==> flow/design.v <==
`timescale 1ns / 1ps
module TNS_dec_33(
    input wire clk,
    input wire rst_n,
    input wire [32:0] codein,
    output reg [30 - 1 : 0] dataout
    );
    wire [30 - 1 : 0] dataout_wire;
    assign dataout_wire = (codein[32]*847425747) + (codein[31]*564950498) + (codein[30]*282475249) + 
                    (codein[29]*121060821) + (codein[28]*80707214) + (codein[27]*40353607) + 
                    (codein[26]*17294403) + (codein[25]*11529602) + (codein[24]*5764801) + 
                    (codein[23]*2470629) + (codein[22]*1647086) + (codein[21]*823543) + 
                    (codein[20]*352947) + (codein[19]*235298) + (codein[18]*117649) + (codein[17]*50421) + (codein[16]*33614) + 
                    (codein[15]*16807) + (codein[14]*7203) + (codein[13]*4802) + (codein[12]*2401) + (codein[11]*1029) +
                    (codein[10]*686) + (codein[9]*343) + (codein[8]*147) + (codein[7]*98) + (codein[6]*49) +
                    (codein[5]*21) + (codein[4]*14) + (codein[3]*7) + (codein[2]*3) + (codein[1]*2) +
                    (codein[0]*1);
    always @(posedge clk or negedge rst_n) begin
        if (~rst_n) begin
            dataout <= 0;
        end
        else begin
            dataout <= dataout_wire;
        end
    end
endmodule
==> flow/config.mk <==
export PLATFORM = sky130hd
export DESIGN_NAME = TNS_dec_33
export DESIGN_NICKNAME = TNS_dec_33
export VERILOG_FILES = /design/flow/design.v
export SDC_FILE = /design/flow/constraint.sdc
export NUM_CORES = 4
export LEC_CHECK = 0
export ABC_AREA = 1
export CAP_MARGIN = 0
export CORE_MARGIN = 2
export CORE_UTILIZATION = 72
export SETUP_SLACK_MARGIN = 1.56
export SLEW_MARGIN = 20
==> flow/constraint.sdc <==
create_clock -name core_clock -period 5.47 [get_ports {clk}]
set_input_delay 1.0940 -clock core_clock [delete_from_list [all_inputs] [get_ports {clk}]]
set_output_delay 1.0940 -clock core_clock [all_outputs]
set_load 0.01 [all_outputs]
run.sh (not shown) runs the stock make flow with config.mk's settings and CLKGATE_MAP_FILE=.
The first run stopped in 5_1_grt with GRT-0116.
Change:
CAP_MARGIN = 20   (was 0)
CORE_UTILIZATION = 66   (was 72)
SETUP_SLACK_MARGIN = default   (was 1.56)
clock period = 7.68 ns   (was 5.47 ns; I/O delays follow)
Now the flow passed the timing, design-rule and antenna checks.
Synthesized area does not change.
Die size increases by a little under a tenth.
Synthesized cell count does not change.

========
## the previous run
Starts from the design.v that is shown in full above.
make LEC_CHECK=0 ABC_AREA=1 CAP_MARGIN=10 CORE_MARGIN=2 CORE_UTILIZATION=58 CTS_CLUSTER_DIAMETER=29 CTS_CLUSTER_SIZE=56 MAX_ROUTING_LAYER=met5 PLACE_DENSITY_LB_ADDON=0.28 SETUP_SLACK_MARGIN=1.61 SLEW_MARGIN=20 TNS_END_PERCENT=85 finish   # period 6.48 ns
In the previous run the implementation completed, yet the final layout does not meet the checks, the culprit being negative setup slack.
Changes in the current run relative to the previous run:
Settings: swapping 10 for 20 in CAP_MARGIN; swapping 58 for 40 in CORE_UTILIZATION; clearing SETUP_SLACK_MARGIN, which used to be 1.61; clearing MAX_ROUTING_LAYER, which used to be met5; clearing TNS_END_PERCENT, which used to be 85; clearing CTS_CLUSTER_DIAMETER, which used to be 29; clearing PLACE_DENSITY_LB_ADDON, which used to be 0.28; clearing CTS_CLUSTER_SIZE, which used to be 56; swapping 6.48 for 12.0 in the clock period (ns, I/O delays scaled along).
==> results <==
The current run: done, clean on timing, DRC and antenna. Compared with the previous run, the current run shows total met2 wirelength after detailed routing that has gone down by more than 10%. NOTE: via count in the current run falls short of that of the previous run. The current run ended up with a lower setup fix buffers added after clock tree synthesis than the previous run did. Design area (the current run / the previous run): 0.866.

========
// TNS_dec_33: RTL as listed in full above, without the edits since
clock: 6.28 ns
lec_check: 0
abc_area: 1
cap_margin: 20
core_margin: 2
core_utilization: 68
cts_cluster_diameter: 223
cts_cluster_size: 97
place_density: 0.42
setup_slack_margin: -0.56
slew_margin: 20
The baseline produced a layout that fails on negative setup slack.
Edit:
- CORE_ASPECT_RATIO: unset -> 0.5
- CORE_UTILIZATION: 68 -> 67
- PLACE_DENSITY: 0.42 -> unset
- SETUP_SLACK_MARGIN: -0.56 -> 1.53
Effect: The changed run reached the layout checks and failed them: negative setup slack. Count of clock-buffer cells in the layout went down by 2. Utilization rises by 6.7 points. Non-clock buffer count goes up by 31. Worst hold slack improves by 0.018 ns. Cell area rises by a little under a tenth.
Edit:
- ABC_AREA: 1 -> 0
- CORE_ASPECT_RATIO: 0.5 -> unset
- CORE_UTILIZATION: 67 -> 70
- CTS_CLUSTER_DIAMETER: 223 -> unset
- CTS_CLUSTER_SIZE: 97 -> unset
- SETUP_SLACK_MARGIN: 1.53 -> unset
- clock period: 6.28 -> 6.7 ns (I/O delays scaled with it)
Outcome: This time the run failed in 5_1_grt; die size fell by 10%; synthesized cell count goes down by 20%; synthesized area fell by 6.4%.
